==> inputs of run Y <==
==> flow/design.v <==
module fft_4pt #(
    parameter DATA_WIDTH = 16
) (
    input clk,
    input rst_n,
    input data_valid_in,
    input  signed [DATA_WIDTH-1:0] x0_r,
    input  signed [DATA_WIDTH-1:0] x0_i,
    input  signed [DATA_WIDTH-1:0] x1_r,
    input  signed [DATA_WIDTH-1:0] x1_i,
    input  signed [DATA_WIDTH-1:0] x2_r,
    input  signed [DATA_WIDTH-1:0] x2_i,
    input  signed [DATA_WIDTH-1:0] x3_r,
    input  signed [DATA_WIDTH-1:0] x3_i,
    output data_valid_out,
    output signed [DATA_WIDTH+1:0] X0_r,
    output signed [DATA_WIDTH+1:0] X0_i,
    output signed [DATA_WIDTH+1:0] X1_r,
    output signed [DATA_WIDTH+1:0] X1_i,
    output signed [DATA_WIDTH+1:0] X2_r,
    output signed [DATA_WIDTH+1:0] X2_i,
    output signed [DATA_WIDTH+1:0] X3_r,
    output signed [DATA_WIDTH+1:0] X3_i
);
    localparam S1_WIDTH = DATA_WIDTH + 1;
    localparam S2_WIDTH = DATA_WIDTH + 2;
    reg signed [DATA_WIDTH-1:0] x0_r_reg, x0_i_reg;
    reg signed [DATA_WIDTH-1:0] x2_r_reg, x2_i_reg;
    reg signed [DATA_WIDTH-1:0] x1_r_reg, x1_i_reg;
    reg signed [DATA_WIDTH-1:0] x3_r_reg, x3_i_reg;
    reg valid_s0;
    always @(posedge clk or negedge rst_n) begin
        if (!rst_n) begin
            x0_r_reg <= 0; x0_i_reg <= 0;
            x2_r_reg <= 0; x2_i_reg <= 0;
            x1_r_reg <= 0; x1_i_reg <= 0;
            x3_r_reg <= 0; x3_i_reg <= 0;
            valid_s0 <= 1'b0;
        end else begin
            x0_r_reg <= x0_r; x0_i_reg <= x0_i;
            x2_r_reg <= x2_r; x2_i_reg <= x2_i;
            x1_r_reg <= x1_r; x1_i_reg <= x1_i;
            x3_r_reg <= x3_r; x3_i_reg <= x3_i;
            valid_s0 <= data_valid_in;
        end
    end
    wire signed [S1_WIDTH-1:0] A_r, A_i, B_r, B_i;
    wire signed [S1_WIDTH-1:0] C_r, C_i, D_r, D_i;
    assign A_r = x0_r_reg + x2_r_reg;
    assign A_i = x0_i_reg + x2_i_reg;
    assign B_r = x0_r_reg - x2_r_reg;
    assign B_i = x0_i_reg - x2_i_reg;
    assign C_r = x1_r_reg + x3_r_reg;
    assign C_i = x1_i_reg + x3_i_reg;
    assign D_r = x1_r_reg - x3_r_reg;
    assign D_i = x1_i_reg - x3_i_reg;
    reg signed [S1_WIDTH-1:0] A_r_reg, A_i_reg, B_r_reg, B_i_reg;
    reg signed [S1_WIDTH-1:0] C_r_reg, C_i_reg, D_r_reg, D_i_reg;
    reg valid_s1;
    always @(posedge clk or negedge rst_n) begin
        if (!rst_n) begin
            A_r_reg <= 0; A_i_reg <= 0;
            B_r_reg <= 0; B_i_reg <= 0;
            C_r_reg <= 0; C_i_reg <= 0;
            D_r_reg <= 0; D_i_reg <= 0;
            valid_s1 <= 1'b0;
        end else begin
            A_r_reg <= A_r; A_i_reg <= A_i;
            B_r_reg <= B_r; B_i_reg <= B_i;
            C_r_reg <= C_r; C_i_reg <= C_i;
            D_r_reg <= D_r; D_i_reg <= D_i;
            valid_s1 <= valid_s0;
        end
    end
    wire signed [S2_WIDTH-1:0] X0_r_w, X0_i_w;
    wire signed [S2_WIDTH-1:0] X1_r_w, X1_i_w;
    wire signed [S2_WIDTH-1:0] X2_r_w, X2_i_w;
    wire signed [S2_WIDTH-1:0] X3_r_w, X3_i_w;
    assign X0_r_w = A_r_reg + C_r_reg;
    assign X0_i_w = A_i_reg + C_i_reg;
    assign X1_r_w = B_r_reg + D_i_reg;
    assign X1_i_w = B_i_reg - D_r_reg;
    assign X2_r_w = A_r_reg - C_r_reg;
    assign X2_i_w = A_i_reg - C_i_reg;
    assign X3_r_w = B_r_reg - D_i_reg;
    assign X3_i_w = B_i_reg + D_r_reg;
    reg signed [S2_WIDTH-1:0] X0_r_reg, X0_i_reg;
    reg signed [S2_WIDTH-1:0] X1_r_reg, X1_i_reg;
    reg signed [S2_WIDTH-1:0] X2_r_reg, X2_i_reg;
    reg signed [S2_WIDTH-1:0] X3_r_reg, X3_i_reg;
    reg valid_s2;
    always @(posedge clk or negedge rst_n) begin
        if (!rst_n) begin
            X0_r_reg <= 0; X0_i_reg <= 0;
            X1_r_reg <= 0; X1_i_reg <= 0;
            X2_r_reg <= 0; X2_i_reg <= 0;
            X3_r_reg <= 0; X3_i_reg <= 0;
            valid_s2 <= 1'b0;
        end else begin
            X0_r_reg <= X0_r_w; X0_i_reg <= X0_i_w;
            X1_r_reg <= X1_r_w; X1_i_reg <= X1_i_w;
            X2_r_reg <= X2_r_w; X2_i_reg <= X2_i_w;
            X3_r_reg <= X3_r_w; X3_i_reg <= X3_i_w;
            valid_s2 <= valid_s1;
        end
    end
    assign X0_r = X0_r_reg;
    assign X0_i = X0_i_reg;
    assign X1_r = X1_r_reg;
    assign X1_i = X1_i_reg;
    assign X2_r = X2_r_reg;
    assign X2_i = X2_i_reg;
    assign X3_r = X3_r_reg;
    assign X3_i = X3_i_reg;
    assign data_valid_out = valid_s2;
endmodule
==> flow/run.sh <==
#!/bin/bash
# the make line also repeats each setting of config.mk as NAME=value (left out here)
make -C /OpenROAD-flow-scripts/flow DESIGN_CONFIG=/design/flow/config.mk WORK_HOME=/design/flow/orfs CLKGATE_MAP_FILE= finish
==> flow/config.mk <==
export PLATFORM = sky130hd
export DESIGN_NAME = fft_4pt
export DESIGN_NICKNAME = fft_4pt
export VERILOG_FILES = /design/flow/design.v
export SDC_FILE = /design/flow/constraint.sdc
export NUM_CORES = 4
export LEC_CHECK = 0
export ABC_AREA = 1
export CAP_MARGIN = 20
export CORE_ASPECT_RATIO = 0.5
export CORE_MARGIN = 2
export CORE_UTILIZATION = 72
export CTS_CLUSTER_DIAMETER = 374
export CTS_CLUSTER_SIZE = 97
export SLEW_MARGIN = 20
export TNS_END_PERCENT = 5
==> flow/constraint.sdc <==
create_clock -name core_clock -period 1.57 [get_ports {clk}]
set_input_delay 0.3140 -clock core_clock [delete_from_list [all_inputs] [get_ports {clk}]]
set_output_delay 0.3140 -clock core_clock [all_outputs]
set_load 0.01 [all_outputs]
==> run C: changes against run Y <==
Settings changed: ABC_AREA 1 to 0, CAP_MARGIN 20 to 40, CELL_PAD_IN_SITES_DETAIL_PLACEMENT set to 0, CORE_ASPECT_RATIO 0.5 to unset, CORE_MARGIN 2 to 9, CORE_UTILIZATION 72 to 34, CTS_CLUSTER_DIAMETER 374 to unset, CTS_CLUSTER_SIZE 97 to unset, GPL_TIMING_DRIVEN set to 0, MAX_ROUTING_LAYER set to met4, MIN_ROUTING_LAYER set to met1, PLACE_DENSITY_LB_ADDON set to 0.27, TNS_END_PERCENT 5 to unset.
==> flow/constraint.sdc (replaced) <==
create_clock -name core_clock -period 4.86 [get_ports {clk}]
set_input_delay 0.9720 -clock core_clock [delete_from_list [all_inputs] [get_ports {clk}]]
set_output_delay 0.9720 -clock core_clock [all_outputs]
set_load 0.01 [all_outputs]
==> run X: changes against run Y <==
Settings changed: ABC_AREA 1 to 0, CELL_PAD_IN_SITES_DETAIL_PLACEMENT set to 0, CORE_ASPECT_RATIO 0.5 to 0.53, CORE_UTILIZATION 72 to 66, CTS_CLUSTER_DIAMETER 374 to unset, CTS_CLUSTER_SIZE 97 to unset, GPL_TIMING_DRIVEN set to 1, MAX_ROUTING_LAYER set to met4, MIN_ROUTING_LAYER set to met1, SETUP_SLACK_MARGIN set to 1.11, TNS_END_PERCENT 5 to unset.
==> flow/constraint.sdc (replaced) <==
create_clock -name core_clock -period 4.86 [get_ports {clk}]
set_input_delay 0.9720 -clock core_clock [delete_from_list [all_inputs] [get_ports {clk}]]
set_output_delay 0.9720 -clock core_clock [all_outputs]
set_load 0.01 [all_outputs]
==> comparison table <==
| item | run X | run Y | run C |
|---|---|---|---|
| Outcome | finished clean | stopped before the end | finished clean |
| Last stage reached | - | 5_1_grt | - |
| Cell class with the largest area share | combinational gates | - | combinational gates |
| Wire length on met1 | 27200 um | - | 31500 um |
| Post-route cell area | 27800 um^2 | - | 29200 um^2 |
| # resized after CTS | 0 | 912 | 0 |
| Number of DRC violations after detailed routing | 0 | - | 0 |
| Total net switching power | 5320 uW | - | 5450 uW |
| Endpoint of the lowest-slack register-to-register path | X1_i_reg[14]$_DFF_PN0_ | - | X3_r_reg[16]$_DFF_PN0_ |
| OpenROAD warning count | 162 | - | 160 |
| Top Metal Used | met4 | - | met4 |
| Placement-stage cell area | 26500 um^2 | 32100 um^2 | 27500 um^2 |
| Number of max-capacitance violations reported | 0 | - | 0 |
| Chip area | 37200 um^2 | 37200 um^2 | 78900 um^2 |
| Reg-to-reg critical path startpoint | B_i_reg[0]$_DFF_PN0_ | - | B_r_reg[0]$_DFF_PN0_ |
| Layout fillers | 2178 | - | 6539 |


==> inputs of run a <==
Starts from the design.v that is shown in full above.
make LEC_CHECK=0 ABC_AREA=0 CAP_MARGIN=20 CELL_PAD_IN_SITES_DETAIL_PLACEMENT=0 CORE_MARGIN=2 CORE_UTILIZATION=67 CTS_CLUSTER_SIZE=15 GPL_TIMING_DRIVEN=1 MAX_ROUTING_LAYER=met4 MIN_ROUTING_LAYER=met1 SETUP_SLACK_MARGIN=0.43 SLEW_MARGIN=20 finish   # period 2.33 ns
run.sh (not shown) runs the stock make flow with config.mk's settings and CLKGATE_MAP_FILE=.
==> inputs of run b, as changes to run a <==
==> flow/config.mk (replaced) <==
export PLATFORM = sky130hd
export DESIGN_NAME = fft_4pt
export DESIGN_NICKNAME = fft_4pt
export VERILOG_FILES = /design/flow/design.v
export SDC_FILE = /design/flow/constraint.sdc
export NUM_CORES = 4
export LEC_CHECK = 0
export ABC_AREA = 1
export CAP_MARGIN = 0
export CORE_MARGIN = 2
export CORE_UTILIZATION = 72
export CTS_CLUSTER_DIAMETER = 187
export CTS_CLUSTER_SIZE = 15
export GPL_ROUTABILITY_DRIVEN = 0
export PLACE_DENSITY_LB_ADDON = 0.06
export SETUP_SLACK_MARGIN = 0.17
export SLEW_MARGIN = 20
==> flow/constraint.sdc (replaced) <==
create_clock -name core_clock -period 0.569 [get_ports {clk}]
set_input_delay 0.1138 -clock core_clock [delete_from_list [all_inputs] [get_ports {clk}]]
set_output_delay 0.1138 -clock core_clock [all_outputs]
set_load 0.01 [all_outputs]
==> notes <==
- Synthesized cell count: run b is higher than run a (about 40%).
- Run b did not get past clock tree synthesis (4_1_cts). Run a stopped in global routing (5_1_grt).
- Of run b and run a, run b has the higher die area (gap 1.4%, measured against run a).
- In run b the synthesized area is higher than in run a, by 8.9%.
==> figures <==
item                                                                           run a                           run b
Run status                                                 aborted with a tool error       aborted with a tool error
Last stage reached                                          global routing (5_1_grt)  clock tree synthesis (4_1_cts)
Inst Count DP                                                                  3,131                           4,458
Area of the synthesized netlist per yosys stat                            23,500 um2                      25,600 um2
Yosys stat cell total                                                          2,366                           3,276
Site Rows                                                                         68                              69
Fraction of the mapped netlist area in simple logic gates                      0.116                           0.248
Post-synth cell types                                                             87                              33
Area share of the largest cell type after synthesis                            0.429                           0.394
Seq/Total Area, Yosys                                                          0.429                           0.394
Setup WS pre-CTS                                                             -143 ps                        -1590 ps
Floorplan die width                                                           191 um                          193 um
Total nets after synthesis                                                     2,777                           3,687


==> inputs of 04-09 <==
Starts from the design.v that is shown in full above.
==> flow/config.mk <==
export PLATFORM = sky130hd
export DESIGN_NAME = fft_4pt
export DESIGN_NICKNAME = fft_4pt
export VERILOG_FILES = /design/flow/design.v
export SDC_FILE = /design/flow/constraint.sdc
export NUM_CORES = 4
export LEC_CHECK = 0
export CAP_MARGIN = 20
export CORE_MARGIN = 2
export CORE_UTILIZATION = 66
export SETUP_SLACK_MARGIN = 0.43
export SLEW_MARGIN = 20
==> flow/constraint.sdc <==
create_clock -name core_clock -period 3.0 [get_ports {clk}]
set_input_delay 0.6000 -clock core_clock [delete_from_list [all_inputs] [get_ports {clk}]]
set_output_delay 0.6000 -clock core_clock [all_outputs]
set_load 0.01 [all_outputs]
==> 09-08 (differences from 04-09) <==
- CORE_UTILIZATION: 66 -> 40
- PLACE_DENSITY_LB_ADDON: unset -> 0.15
- SETUP_SLACK_MARGIN: 0.43 -> unset
- SLEW_MARGIN: 20 -> 35
==> 11-10 (differences from 04-09) <==
- ABC_AREA: unset -> 1
- CAP_MARGIN: 20 -> 25
- CELL_PAD_IN_SITES_DETAIL_PLACEMENT: unset -> 2
- CORE_MARGIN: 2 -> 9
- CORE_UTILIZATION: 66 -> 63
- CTS_CLUSTER_DIAMETER: unset -> 124
- GPL_ROUTABILITY_DRIVEN: unset -> 0
- MIN_ROUTING_LAYER: unset -> met2
- PLACE_DENSITY: unset -> 0.78
- SETUP_SLACK_MARGIN: 0.43 -> unset
- SLEW_MARGIN: 20 -> 35
- TNS_END_PERCENT: unset -> 75
==> Changelog: implementation <==
### Implementation results

- Run status: complete, no violations
- Count leader, synth: dfrtp_1
- Max FO, Critical Path: 3
- Fillers: between 5,000 and 6,000
- Main logic family: AND-OR/OR-AND gates
- Worst stage delay on the critical path: about 450 ps
- Reg2reg setup slack: between 100 and 150 ps
- Comb_multi_in: between 1,500 and 2,000
- Met1 GRT Util: ~28%
- Mapped Cells: 2,366
- Internal: approximately 15 mW
- Clk sink count: approximately 400
[end of results for 09-08]
==> Changelog: implementation <==
### Implementation results

- Run status: complete, no violations
- Internal: around 15 mW
- Mapped Cells: 2,366
- Worst stage delay on the critical path: roughly 490 ps
- Max FO, Critical Path: 8
- Comb_multi_in: ~1,600
- Clk sink count: roughly 400
- Main logic family: AND-OR/OR-AND gates
- Reg2reg setup slack: about 380 ps
- Met1 GRT Util: between 40% and 50%
[end of results for 04-09]
==> Changelog: implementation <==
## Flow update

- Run status: stopped before the end
- Error: Error: detail_place.tcl, 38 bad optional access
- Mux frac, synth: 0%
- Exit stage: detailed placement
- Mapped Cells: between 3,000 and 4,000
- Port-buffer cells: approximately 280
- Ys flops: around 400
- Count leader, synth: nand2_1
- Top cell type's share of synthesized area: 39.4%
[end of results for 11-10]


==> inputs of job 5383 <==
RTL: the design.v shown in full above, as it stands there.
make LEC_CHECK=0 CAP_MARGIN=20 CORE_MARGIN=2 CORE_UTILIZATION=66 SLEW_MARGIN=20 finish   # period 2.39 ns
==> job 3107: changes against job 5383 <==
Settings changed: ABC_AREA set to 0, CELL_PAD_IN_SITES_DETAIL_PLACEMENT set to 0, CORE_UTILIZATION 66 to 57, GPL_TIMING_DRIVEN set to 1, MAX_ROUTING_LAYER set to met4, MIN_ROUTING_LAYER set to met1, PLACE_DENSITY set to 0.43, SETUP_SLACK_MARGIN set to 1.11.
==> flow/constraint.sdc (replaced) <==
create_clock -name core_clock -period 4.86 [get_ports {clk}]
set_input_delay 0.9720 -clock core_clock [delete_from_list [all_inputs] [get_ports {clk}]]
set_output_delay 0.9720 -clock core_clock [all_outputs]
set_load 0.01 [all_outputs]
==> impl_metrics.env <==
# flow metrics
export IMPL_areaGrowthSynthToFinish_pct=31.5
export IMPL_seq_area_um2=10100
export IMPL_final_setup_viol_count=38
export IMPL_fin_crit_ns=2.56
export IMPL_status="finished with violations"
export IMPL_check_failures="negative setup slack"
export IMPL_switching_power_mw=12.6
export IMPL_critical_path_n_buffers_inverters=5
export IMPL_hold_path_class="primary input to flop"
export IMPL_signal_buffers=495
export IMPL_die_w_um=193
export IMPL_timing_critical_path_fanout_max=3
export IMPL_cellLeakagePower_nw=14.0
export IMPL_cell_by_cell_listing_of_the_critical_path="inv_2 -> buf_4 -> buf_6 -> ha_4 -> inv_2 -> fa_2 -> a21o_1 -> a21oi_4 -> nor2_4 -> o211ai_1 -> buf_4 -> o31ai_4 -> nor4_1 -> a211o_1"
export IMPL_layout_setup_ws_ns=-0.168
export IMPL_fillerInstances=1647
export IMPL_timing_setup_tns_ns=-2.51
export IMPL_post_layout_net_count=3230
Source of the figures above: job 5383

==> impl_metrics.env <==
# flow metrics
export IMPL_clk_pin_slew_worst_paths_ns=0.06
export IMPL_critical_path_n_buffers_inverters=2
export IMPL_layout_setup_ws_ns=2.01
export IMPL_cellLeakagePower_nw=12.9
export IMPL_final_setup_viol_count=0
export IMPL_reg2reg_slack_ns=2.01
export IMPL_seq_area_um2=10100
export IMPL_n_tap_cell=532
export IMPL_timing_critical_path_fanout_max=4
export IMPL_fillerInstances=3157
export IMPL_areaGrowthSynthToFinish_pct=19.8
export IMPL_die_w_um=207
export IMPL_post_layout_net_count=3018
export IMPL_status="finished clean"
export IMPL_signal_buffers=281
export IMPL_setup_repair_after_global_routing_missed_its_margin="no"
export IMPL_fin_crit_ns=2.85
export IMPL_timing_setup_tns_ns=0
export IMPL_final_area_um2=28200
export IMPL_cell_by_cell_listing_of_the_critical_path="inv_1 -> ha_1 -> inv_1 -> fa_1 -> a21o_1 -> a21oi_2 -> o211ai_1 -> a221oi_2 -> o21ai_1 -> a211o_1"
Source of the figures above: job 3107

Power and IR drop assume default switching activity.
